## job 1648
==> flow/design.v (excerpt) <==
module byte_unit_top (
  input clk,
  input rstn,
  output  [7:0] imem_addr,
  input  [20:0] imem_data,
  output  [7:0] dmem_addr,
  output        dmem_we,
  output [15:0] dmem_wdata,
  input  [15:0] dmem_rdata,
  input  sema_valid_i,  
  input  sema_data_i,   
  output sema_ready_o,  
  input  sema_is_empty_i,  
  output sema_write_o,     
  output sema_data_o,      
  output halted
);
wire [7:0]  if_instruction_address_o;
reg  [20:0] if_instruction;
wire [4:0]  id_opcode_o;
wire        id_alu_src_o;
wire        id_mem_branch_o;
wire        id_mem_write_o;
wire        id_mem_read_o;
wire        id_reg_write_o;
wire        id_mem_to_reg_o;
wire        id_sema_read_o;
wire        id_sema_write_o;
wire [3:0]  id_rd_id_o;
wire [15:0] id_rs1_o;
wire [15:0] id_rs2_o;
wire [15:0] id_imm_o;
wire        ex_phase_done_o;
wire [15:0] ex_alu_result_o;
wire  [7:0] ex_branch_target_address_o;
wire        ex_branch_taken_o;
wire  [3:0] ex_rd_id_o;
wire        ex_mem_branch_o;
wire        ex_mem_write_o;
wire        ex_mem_read_o;
wire        ex_reg_write_o;
wire        ex_mem_to_reg_o;
wire        ex_sema_read_o;
wire        ex_sema_write_o;
wire  [7:0] ex_mem_addr_o;
wire [15:0] ex_mem_write_data_o;
wire        mem_phase_done_o;
wire [15:0] mem_alu_result_o;
wire [3:0]  mem_rd_id_o;
wire        mem_reg_write_o;
wire        mem_take_branch_o;
wire  [7:0] mem_branch_target_address_o;
wire [15:0] wb_regfile_writeback_o;
wire  [3:0] wb_rd_id_o;
wire        wb_reg_write_o;
localparam [2:0] IF = 3'd0, ID = 3'd1, EX = 3'd2, MEM = 3'd3, WB = 3'd4, HALT = 3'd5;
reg [2:0] cpu_phase;
wire if_suspend_cpu_i  = (cpu_phase != IF);
wire id_suspend_cpu_i  = (cpu_phase != ID);
wire ex_suspend_cpu_i  = (cpu_phase != EX);
wire mem_suspend_cpu_i = (cpu_phase != MEM);
wire wb_suspend_cpu_i  = (cpu_phase != WB);
always @(posedge clk or negedge rstn) begin
  if (rstn == 1'b0) begin
    cpu_phase <= IF;
  end else begin
    case (cpu_phase)
      IF:  cpu_phase <= (&imem_data) ? HALT : ID;
      ID:  cpu_phase <= EX;
  ...
For scale: about 4000 cells after synthesis, ~79 I/O pins.
clock: 2.17 ns
lec_check: 0
abc_area: 1
cap_margin: 20
core_aspect_ratio: 0.5
core_margin: 2
core_utilization: 72
cts_cluster_diameter: 222
cts_cluster_size: 97
place_density: 0.39
setup_slack_margin: 0.33
slew_margin: 20
tns_end_percent: 5
run.sh (not shown) runs the stock make flow with config.mk's settings and CLKGATE_MAP_FILE=.
No final results exist for job 1648, since it was stopped by error ODB-0269 during global routing (5_1_grt).
Modified inputs, job 6304 compared to job 1648
# job 1648
export LEC_CHECK = 0
export ABC_AREA = 1
export CAP_MARGIN = 20
export CORE_ASPECT_RATIO = 0.5
export CORE_MARGIN = 2
export CORE_UTILIZATION = 72
export CTS_CLUSTER_DIAMETER = 222
export CTS_CLUSTER_SIZE = 97
export PLACE_DENSITY = 0.39
export SETUP_SLACK_MARGIN = 0.33
export SLEW_MARGIN = 20
export TNS_END_PERCENT = 5
create_clock -name core_clock -period 2.17 [get_ports {clk}]
# job 6304
export LEC_CHECK = 0
export CAP_MARGIN = 20
export CORE_MARGIN = 2
export CORE_UTILIZATION = 17
export SLEW_MARGIN = 20
create_clock -name core_clock -period 5.74 [get_ports {clk}]
- Job 6304 went all the way through synthesis, placement and routing and the layout is clean on timing, DRC and antenna.
- In job 6304, the worst setup timing slack at the placement stage came out 1950 ps above the value in job 1648.
- Relative to job 1648, the area after synthesis of job 6304 is lower by about 2.2%.
- Floorplan check, job 6304 vs job 1648: die outline larger in job 6304
- Diff job 1648 and job 6304: post-CTS resize count higher in job 1648
- Number of placed instances with taps included went up by a few percent going from job 1648 to job 6304.
- Compared with job 1648, in job 6304 area share of xor/xnor cells in the synthesized design shows an increase of 0.42 points; number of instances in the synthesized netlist has decreased.
--- input diff job 6304..job 7645 ---
# job 6304
export LEC_CHECK = 0
export CAP_MARGIN = 20
export CORE_MARGIN = 2
export CORE_UTILIZATION = 17
export SLEW_MARGIN = 20
create_clock -name core_clock -period 5.74 [get_ports {clk}]
# job 7645
export LEC_CHECK = 0
export CAP_MARGIN = 20
export CORE_MARGIN = 2
export CORE_UTILIZATION = 72
export CTS_CLUSTER_DIAMETER = 63
export SLEW_MARGIN = 20
create_clock -name core_clock -period 2.6 [get_ports {clk}]
Findings:
- The worst setup slack after placement reported for job 7645 is smaller than that of job 6304 by 2130 ps.
- Number of buffers inserted by port buffering: job 7645 vs job 6304 identical
- As far as TritonCTS buffer count goes, job 6304 and job 7645 are indistinguishable; the numbers are identical.
- Comparing job 6304 against job 7645, there is no change at all in number of standard cells reported by yosys.
- | area after detailed placement | lower: job 6304 |
- Looking at site row count, job 7645 sits 78 lower than job 6304 does.
- Per the comparison of job 7645 with job 6304, die outline area has decreased, number of resized instances in the post-cts repair step has increased.
- Summary of job 7645 and job 6304: one run falls short of a clean finish, namely job 7645.
- Job 7645 did not finish: a tool error stopped it during global routing (5_1_grt).
- Taking job 6304 as the reference, in job 7645 instance count after placement with tap cells included went down by 1372, placeable core area has decreased.
The following lists how job 1029 was set up differently from job 7645:
# job 7645
export LEC_CHECK = 0
export CAP_MARGIN = 20
export CORE_MARGIN = 2
export CORE_UTILIZATION = 72
export CTS_CLUSTER_DIAMETER = 63
export SLEW_MARGIN = 20
create_clock -name core_clock -period 2.6 [get_ports {clk}]
# job 1029
export LEC_CHECK = 0
export CAP_MARGIN = 20
export CORE_MARGIN = 2
export CORE_UTILIZATION = 62
export SETUP_SLACK_MARGIN = 0.4
export SLEW_MARGIN = 20
create_clock -name core_clock -period 3.45 [get_ports {clk}]
==> comparison <==
Both conditions hold for job 1029: the flow ran to the end and the final layout passed the timing, DRC and antenna checks.
Job 7645 did not run to completion, as it errored out during global routing (5_1_grt).
Between job 1029 and job 7645, it is job 1029 whose total die size is higher, by 16%.
Compared with job 7645, job 1029 shows number of buffers inserted during clock tree synthesis that has gone down slightly.
In job 1029 the cell area reported after detailed placement turned out 5.8% lower than in job 7645.
Job 7645 -> job 1029: synthesized area delta 0, exact match
Changes in job 5800 relative to job 1029:
# job 1029
export LEC_CHECK = 0
export CAP_MARGIN = 20
export CORE_MARGIN = 2
export CORE_UTILIZATION = 62
export SETUP_SLACK_MARGIN = 0.4
export SLEW_MARGIN = 20
create_clock -name core_clock -period 3.45 [get_ports {clk}]
# job 5800
export LEC_CHECK = 0
export CAP_MARGIN = 20
export CORE_MARGIN = 2
export CORE_UTILIZATION = 70
export CTS_CLUSTER_DIAMETER = 94
export SETUP_SLACK_MARGIN = 0.79
export SLEW_MARGIN = 20
create_clock -name core_clock -period 3.19 [get_ports {clk}]
--- outcome ---
On job 5800: number of placement rows is 5 lower than what job 1029 gave.
Die size in job 5800 is 11% lower than in job 1029
In the tables for job 5800 and job 1029, clock buffer count from CTS reads higher with job 1029.
Of job 5800 and job 1029, only job 5800 never reached the final stage.
In the summary table, job 5800 is marked failed, with error GRT-0232 raised in global routing (5_1_grt).
Inputs modified between job 5800 and job 1279:
# job 5800
export LEC_CHECK = 0
export CAP_MARGIN = 20
export CORE_MARGIN = 2
export CORE_UTILIZATION = 70
export CTS_CLUSTER_DIAMETER = 94
export SETUP_SLACK_MARGIN = 0.79
export SLEW_MARGIN = 20
create_clock -name core_clock -period 3.19 [get_ports {clk}]
# job 1279
export LEC_CHECK = 0
export CAP_MARGIN = 20
export CORE_MARGIN = 2
export CORE_UTILIZATION = 40
export SLEW_MARGIN = 20
create_clock -name core_clock -period 3.9 [get_ports {clk}]
--- outcome ---
- Job 1279 did not stop at any stage, and its layout met the timing, DRC and antenna checks.
- Job 1279 vs job 5800: post-placement cell count up by a little under 10%
- Diff job 5800 -> job 1279: starting utilization of the core area shows a reduction of 31 points, estimated wirelength of the detail-placed design shows an increase of 250 µm, die height shows an increase of about 30%.
